Design WorkingFinal, start of the top module:
module WorkingFinal(input clk, input reset, input wire[15:0] mem_rdata, output wire[15:0] mem_addr, output wire[15:0] mem_wdata, output wire mem_we, output wire halt);
clock: 18.7 ns
lec_check: 0
cap_margin: 20
cell_pad_in_sites_detail_placement: 0
core_margin: 2
core_utilization: 68
cts_cluster_size: 65
gpl_routability_driven: 0
min_routing_layer: met1
slew_margin: 20
tns_end_percent: 100
run.sh (not shown) runs the stock make flow with config.mk's settings and CLKGATE_MAP_FILE=.
The starting point ended with an error in global routing (5_1_grt) on GRT-0116.
Next try:
==> flow/config.mk (replaced) <==
export PLATFORM = sky130hd
export DESIGN_NAME = WorkingFinal
export DESIGN_NICKNAME = WorkingFinal
export VERILOG_FILES = /design/flow/design.v
export SDC_FILE = /design/flow/constraint.sdc
export NUM_CORES = 4
export LEC_CHECK = 0
export ABC_AREA = 1
export CAP_MARGIN = 20
export CORE_MARGIN = 2
export CORE_UTILIZATION = 52
export CTS_CLUSTER_SIZE = 99
export SLEW_MARGIN = 20
==> flow/constraint.sdc (replaced) <==
create_clock -name core_clock -period 16.4 [get_ports {clk}]
set_input_delay 3.2800 -clock core_clock [delete_from_list [all_inputs] [get_ports {clk}]]
set_output_delay 3.2800 -clock core_clock [all_outputs]
set_load 0.01 [all_outputs]
What happened: The changed run ended with an error in global routing (5_1_grt); die area went up by 24%; area after synthesis went down by 4.7%; synthesized cell count went up by 11%.
Next try:
--- a/flow/config.mk
+++ b/flow/config.mk
@@ -9,5 +9,5 @@
 export CAP_MARGIN = 20
 export CORE_MARGIN = 2
-export CORE_UTILIZATION = 52
+export CORE_UTILIZATION = 64
 export CTS_CLUSTER_SIZE = 99
 export SLEW_MARGIN = 20
==> flow/constraint.sdc (replaced) <==
create_clock -name core_clock -period 17.9 [get_ports {clk}]
set_input_delay 3.5800 -clock core_clock [delete_from_list [all_inputs] [get_ports {clk}]]
set_output_delay 3.5800 -clock core_clock [all_outputs]
set_load 0.01 [all_outputs]
After rerunning: The new run stopped in global routing (5_1_grt), error GRT-0116; synthesized cell count stays the same; die area came out lower by 18%; area after synthesis stays the same.
Next try:
--- a/flow/config.mk
+++ b/flow/config.mk
@@ -9,5 +9,5 @@
 export CAP_MARGIN = 20
 export CORE_MARGIN = 2
-export CORE_UTILIZATION = 64
+export CORE_UTILIZATION = 57
 export CTS_CLUSTER_SIZE = 99
 export SLEW_MARGIN = 20
==> flow/constraint.sdc (replaced) <==
create_clock -name core_clock -period 16.5 [get_ports {clk}]
set_input_delay 3.3000 -clock core_clock [delete_from_list [all_inputs] [get_ports {clk}]]
set_output_delay 3.3000 -clock core_clock [all_outputs]
set_load 0.01 [all_outputs]
- The new run failed in global routing (5_1_grt) with GRT-0116
- synthesized cell count does not change
- die size is higher by 12%
- area after synthesis does not change
Next try:
--- a/flow/config.mk
+++ b/flow/config.mk
@@ -9,5 +9,4 @@
 export CAP_MARGIN = 20
 export CORE_MARGIN = 2
-export CORE_UTILIZATION = 57
-export CTS_CLUSTER_SIZE = 99
+export CORE_UTILIZATION = 71
 export SLEW_MARGIN = 20
==> flow/constraint.sdc (replaced) <==
create_clock -name core_clock -period 36.0 [get_ports {clk}]
set_input_delay 7.2000 -clock core_clock [delete_from_list [all_inputs] [get_ports {clk}]]
set_output_delay 7.2000 -clock core_clock [all_outputs]
set_load 0.01 [all_outputs]
The changed run passed the timing, design-rule and antenna checks.
Synthesized cell count does not change.
Die area fell by 19%.
Area after synthesis stays the same.
Next try:
--- a/flow/config.mk
+++ b/flow/config.mk
@@ -6,7 +6,7 @@
 export NUM_CORES = 4
 export LEC_CHECK = 0
-export ABC_AREA = 1
 export CAP_MARGIN = 20
 export CORE_MARGIN = 2
-export CORE_UTILIZATION = 71
+export CORE_UTILIZATION = 65
+export SETUP_SLACK_MARGIN = 5.0
 export SLEW_MARGIN = 20
==> flow/constraint.sdc (replaced) <==
create_clock -name core_clock -period 30.0 [get_ports {clk}]
set_input_delay 6.0000 -clock core_clock [delete_from_list [all_inputs] [get_ports {clk}]]
set_output_delay 6.0000 -clock core_clock [all_outputs]
set_load 0.01 [all_outputs]
- This time the run stopped in global routing (5_1_grt)
- die area grows by 14%
- synthesized cell count shrinks by 10%
- area after synthesis grows by 5.0%

* * *

Starting RTL as in the previous note.
// WorkingFinal
module WorkingFinal(input clk, input reset, input wire[15:0] mem_rdata, output wire[15:0] mem_addr, output wire[15:0] mem_wdata, output wire mem_we, output wire halt);
	wire[15:0] MemOut, IRout, AluOutLo, AluOutHi, ALUInA, ALUInB, ALUInC, PCin, PCout, MemAddr, OutBusB, DMRout, RegWD1;
	wire ccpcwrite, ccirwrite, ccA, ccB, ccw1;
	wire[2:0] ccC, RFinB, curstate;
	wire[3:0] opcodereg, ccaluop;
	wire[15:0] LOout,Bout, RegWD2,OutBusA,OutBusC,Aout,Cout,PCSrcIn1,AluSrcCIn1,AluSrcCIn2,AluSrcCIn3,AluSrcCIn4;
	wire wNZ, wire1, PCwrite1,ccw2,ccpcwritecond,cciord,ccmemread,ccmemwrite,ccpcinit;
	wire[1:0] ccpcsource,ccmemtoreg;
	ctrlckt  cc (clk,reset,IRout[15:12],ccw1,ccw2,ccpcwritecond,ccpcwrite,cciord,ccmemread,ccmemwrite,ccmemtoreg,ccirwrite,ccA,ccB,ccC,ccpcsource,ccaluop,ccpcinit,opcodereg,curstate);
	and(wire1,ccpcwritecond,wNZ);
	or(PCwrite1,wire1,ccpcwrite);
	Register PC (PCin,16'd0,PCout,PCwrite1,ccpcinit,clk);
	Mux2to1 IorD (cciord,PCout,LOout,MemAddr);
	assign mem_addr = MemAddr;
	assign mem_wdata = Bout;
	assign mem_we = ccmemwrite;
	assign MemOut = mem_rdata;
	assign halt = (curstate == 3'b010) && (IRout[15:13] == 3'b111);
	IRlt ir1(clk,MemOut,ccirwrite,IRout);
	Register DMR(MemOut,16'd0,DMRout,1'b1,1'b0,clk);
	Mux4to1 MemToReg(ccmemtoreg,DMRout,LOout,PCout,16'd1,RegWD1);
	Mux4to1_3bit m4to13bit (IRout[5:3],IRout[11:9],IRout[15:14],RFinB);
  ...
clock: 17.2 ns
lec_check: 0
abc_area: 1
cap_margin: 20
cell_pad_in_sites_detail_placement: 2
core_margin: 6
core_utilization: 40
cts_cluster_size: 22
min_routing_layer: met1
setup_slack_margin: 0.75
slew_margin: 35
tns_end_percent: 25
The starting point ended with an error in 3_5_place_dp (DPL-0033).
Rerun with:
==> flow/config.mk (replaced) <==
export PLATFORM = sky130hd
export DESIGN_NAME = WorkingFinal
export DESIGN_NICKNAME = WorkingFinal
export VERILOG_FILES = /design/flow/design.v
export SDC_FILE = /design/flow/constraint.sdc
export NUM_CORES = 4
export LEC_CHECK = 0
export CAP_MARGIN = 20
export CORE_MARGIN = 2
export CORE_UTILIZATION = 40
export SLEW_MARGIN = 20
==> flow/constraint.sdc (replaced) <==
create_clock -name core_clock -period 29.0 [get_ports {clk}]
set_input_delay 5.8000 -clock core_clock [delete_from_list [all_inputs] [get_ports {clk}]]
set_output_delay 5.8000 -clock core_clock [all_outputs]
set_load 0.01 [all_outputs]
- This time the run completed with no timing, DRC or antenna violations
- die size drops by 1.7%
- synthesized area climbs by 5.0%
- synthesized cell count drops by 10%
Rerun with:
==> flow/constraint.sdc (replaced) <==
create_clock -name core_clock -period 36.0 [get_ports {clk}]
set_input_delay 7.2000 -clock core_clock [delete_from_list [all_inputs] [get_ports {clk}]]
set_output_delay 7.2000 -clock core_clock [all_outputs]
set_load 0.01 [all_outputs]
Core utilization fell by 1.3 points.
Design area decreases by 2.9%.
Area after synthesis stays the same.
Final cell count decreases by 1.7%.
Sequential cell count is unchanged.
Rerun with:
--- a/flow/config.mk
+++ b/flow/config.mk
@@ -6,6 +6,7 @@
 export NUM_CORES = 4
 export LEC_CHECK = 0
+export ABC_AREA = 1
 export CAP_MARGIN = 20
 export CORE_MARGIN = 2
-export CORE_UTILIZATION = 40
+export CORE_UTILIZATION = 72
 export SLEW_MARGIN = 20
=> The new run went through all stages and came out clean; sequential cell count does not change; die area went down by well over a third; routed wire length came out lower by roughly a tenth; via count climbs by a few percent; first-iteration DRC count rose by well over a third; cell area drops by a few percent; worst setup slack gains 640 ps; clock skew came out higher by 15 ps; final cell count is about the same; critical path depth grows by 119.
